Design smul_q31, start of the top module:
module smul_q31 (
    input  logic        clk,
    input  logic        reset,
    input  logic        go,
    input  logic [31:0] left,
    input  logic [31:0] right,
    output logic [31:0] out,
    output logic        done
);
Size in the first run: ~98 flip-flops.
clock: 8.0 ns
lec_check: 0
abc_area: 1
cap_margin: 25
cell_pad_in_sites_detail_placement: 1
cell_pad_in_sites_global_placement: 3
core_margin: 6
core_utilization: 37
cts_cluster_size: 52
gpl_routability_driven: 1
hold_slack_margin: 0.15
place_density_lb_addon: 0.05
setup_slack_margin: 2.5
slew_margin: 40
run.sh (not shown) runs the stock make flow with config.mk's settings and CLKGATE_MAP_FILE=.
Next try:
- ABC_AREA: 1 -> unset
- CAP_MARGIN: 25 -> 20
- CELL_PAD_IN_SITES_DETAIL_PLACEMENT: 1 -> unset
- CELL_PAD_IN_SITES_GLOBAL_PLACEMENT: 3 -> unset
- CORE_ASPECT_RATIO: unset -> 0.5
- CORE_MARGIN: 6 -> 7
- CORE_UTILIZATION: 37 -> 24
- CTS_CLUSTER_DIAMETER: unset -> 168
- CTS_CLUSTER_SIZE: 52 -> 97
- GPL_ROUTABILITY_DRIVEN: 1 -> unset
- HOLD_SLACK_MARGIN: 0.15 -> 0.2
- PLACE_DENSITY: unset -> 0.42
- PLACE_DENSITY_LB_ADDON: 0.05 -> unset
- SETUP_SLACK_MARGIN: 2.5 -> 0.62
- SLEW_MARGIN: 40 -> 20
- TNS_END_PERCENT: unset -> 10
Outcome: Synthesized area came out lower by 6.2%; critical path depth falls by 1; sequential cell count stays the same; core utilization decreases by 17 points; clock skew climbs by 0.016 ns; sequential share of layout area came out higher by 0.24 points; via count is lower by 18%; non-clock buffer count decreases by 89; global-route usage drops by 13 points; routed wire length went down by 21%.

* * *

smul_q31 again, from the RTL that the note above started with.
Design smul_q31, start of the top module:
module smul_q31 (
    input  logic        clk,
    input  logic        reset,
    input  logic        go,
    input  logic [31:0] left,
    input  logic [31:0] right,
    output logic [31:0] out,
    output logic        done
);
Settings: LEC_CHECK=0, CAP_MARGIN=20, CORE_ASPECT_RATIO=0.5, CORE_MARGIN=7, CORE_UTILIZATION=58, CTS_CLUSTER_DIAMETER=168, CTS_CLUSTER_SIZE=97, HOLD_SLACK_MARGIN=0.2, PLACE_DENSITY=0.42, SETUP_SLACK_MARGIN=0.65, SLEW_MARGIN=20, TNS_END_PERCENT=10; clock period 8.0 ns.
The first run completed without violations.
Then changed:
- CORE_ASPECT_RATIO: 0.5 -> unset
- CORE_MARGIN: 7 -> 2
- CORE_UTILIZATION: 58 -> 64
- CTS_CLUSTER_DIAMETER: 168 -> unset
- CTS_CLUSTER_SIZE: 97 -> unset
- HOLD_SLACK_MARGIN: 0.2 -> unset
- PLACE_DENSITY: 0.42 -> unset
- SETUP_SLACK_MARGIN: 0.65 -> unset
- TNS_END_PERCENT: 10 -> unset
- clock period: 8.0 -> 12.4 ns (I/O delays scaled with it)
What happened: Area after synthesis is unchanged. Global-route usage grows by 6.7 points. Cell count falls by 4.8%. Total power decreases by 36%. Final area shrinks by 5.2%. Core utilization climbs by 2.9 points. Clock power decreases by 27%.
Then changed:
- CORE_UTILIZATION: 64 -> 65
- CTS_CLUSTER_SIZE: unset -> 66
- MAX_ROUTING_LAYER: unset -> met4
- clock period: 12.4 -> 6.5 ns (I/O delays scaled with it)
Result: The new run finished but fails on setup timing. Utilization goes up by 11 points. Setup slack is worse by 4.6 ns. First-iteration DRC count rises by 23%. Final cell count goes up by 9.6%. Final area climbs by 15%.

* * *

smul_q31 again, from the RTL that the note above started with.
Settings: LEC_CHECK=0, CAP_MARGIN=40, CELL_PAD_IN_SITES_GLOBAL_PLACEMENT=0, CORE_MARGIN=9, CORE_UTILIZATION=45, CTS_CLUSTER_SIZE=89, SETUP_SLACK_MARGIN=2.5, SLEW_MARGIN=40; clock period 8.0 ns.
The starting point finished with timing, DRC and antenna clean.
==> next run, changes <==
--- a/flow/config.mk
+++ b/flow/config.mk
@@ -7,7 +7,10 @@
 export LEC_CHECK = 0
-export CAP_MARGIN = 40
-export CELL_PAD_IN_SITES_GLOBAL_PLACEMENT = 0
-export CORE_MARGIN = 9
+export CAP_MARGIN = 25
+export CELL_PAD_IN_SITES_DETAIL_PLACEMENT = 1
+export CELL_PAD_IN_SITES_GLOBAL_PLACEMENT = 3
+export CORE_MARGIN = 6
 export CORE_UTILIZATION = 45
 export CTS_CLUSTER_SIZE = 89
+export GPL_ROUTABILITY_DRIVEN = 0
+export PLACE_DENSITY_LB_ADDON = 0.05
 export SETUP_SLACK_MARGIN = 2.5
Cell count drops by 0.32%.
Die size drops by about 4%.
Clock-buffer cell count climbs by 1.
Clock power climbs by 7.9%.
==> next run, changes <==
==> flow/config.mk (replaced) <==
export PLATFORM = sky130hd
export DESIGN_NAME = smul_q31
export DESIGN_NICKNAME = smul_q31
export VERILOG_FILES = /design/flow/design.v
export SDC_FILE = /design/flow/constraint.sdc
export NUM_CORES = 4
export LEC_CHECK = 0
export CAP_MARGIN = 20
export CORE_ASPECT_RATIO = 0.5
export CORE_MARGIN = 7
export CORE_UTILIZATION = 45
export CTS_CLUSTER_DIAMETER = 168
export CTS_CLUSTER_SIZE = 97
export HOLD_SLACK_MARGIN = 0.2
export PLACE_DENSITY = 0.42
export SETUP_SLACK_MARGIN = 0.62
export SLEW_MARGIN = 20
export TNS_END_PERCENT = 10
Result: Sequential power falls by a few percent; total power falls by roughly a tenth; die area rises slightly.
==> next run, changes <==
--- a/flow/config.mk
+++ b/flow/config.mk
@@ -8,3 +8,2 @@
 export CAP_MARGIN = 20
-export CORE_ASPECT_RATIO = 0.5
 export CORE_MARGIN = 7
After rerunning: Wire length climbs by 9.6%. Sequential power climbs by about 1%. Clock power drops by 5.2%. Hold slack improves by 8.8 ps. Final cell count climbs by 0.90%.
==> next run, changes <==
==> flow/config.mk (replaced) <==
export PLATFORM = sky130hd
export DESIGN_NAME = smul_q31
export DESIGN_NICKNAME = smul_q31
export VERILOG_FILES = /design/flow/design.v
export SDC_FILE = /design/flow/constraint.sdc
export NUM_CORES = 4
export LEC_CHECK = 0
export CAP_MARGIN = 20
export CORE_MARGIN = 2
export CORE_UTILIZATION = 72
export PLACE_DENSITY = 0.42
export SLEW_MARGIN = 20
==> flow/constraint.sdc (replaced) <==
create_clock -name core_clock -period 9.72 [get_ports {clk}]
set_input_delay 1.9440 -clock core_clock [delete_from_list [all_inputs] [get_ports {clk}]]
set_output_delay 1.9440 -clock core_clock [all_outputs]
set_load 0.01 [all_outputs]
Outcome: Synthesized area is unchanged; wire length is lower by 13%; die size came out lower by 41%; cell count went down by 11%; design area is lower by about 6%.
==> next run, changes <==
--- a/flow/config.mk
+++ b/flow/config.mk
@@ -10,3 +10,5 @@
 export CORE_UTILIZATION = 72
-export PLACE_DENSITY = 0.42
+export CTS_CLUSTER_DIAMETER = 372
+export CTS_CLUSTER_SIZE = 99
 export SLEW_MARGIN = 20
+export TNS_END_PERCENT = 15
==> flow/constraint.sdc (replaced) <==
create_clock -name core_clock -period 5.67 [get_ports {clk}]
set_input_delay 1.1340 -clock core_clock [delete_from_list [all_inputs] [get_ports {clk}]]
set_output_delay 1.1340 -clock core_clock [all_outputs]
set_load 0.01 [all_outputs]
Outcome:
- This time the run produced a layout that fails on setup timing
- core utilization rose by 8.9 points
- clock skew goes down by 5.1 ps
- power goes up by 110%
- cell area increases by about 12%
Power figures rest on the tool's default switching activity, not on a simulated workload.
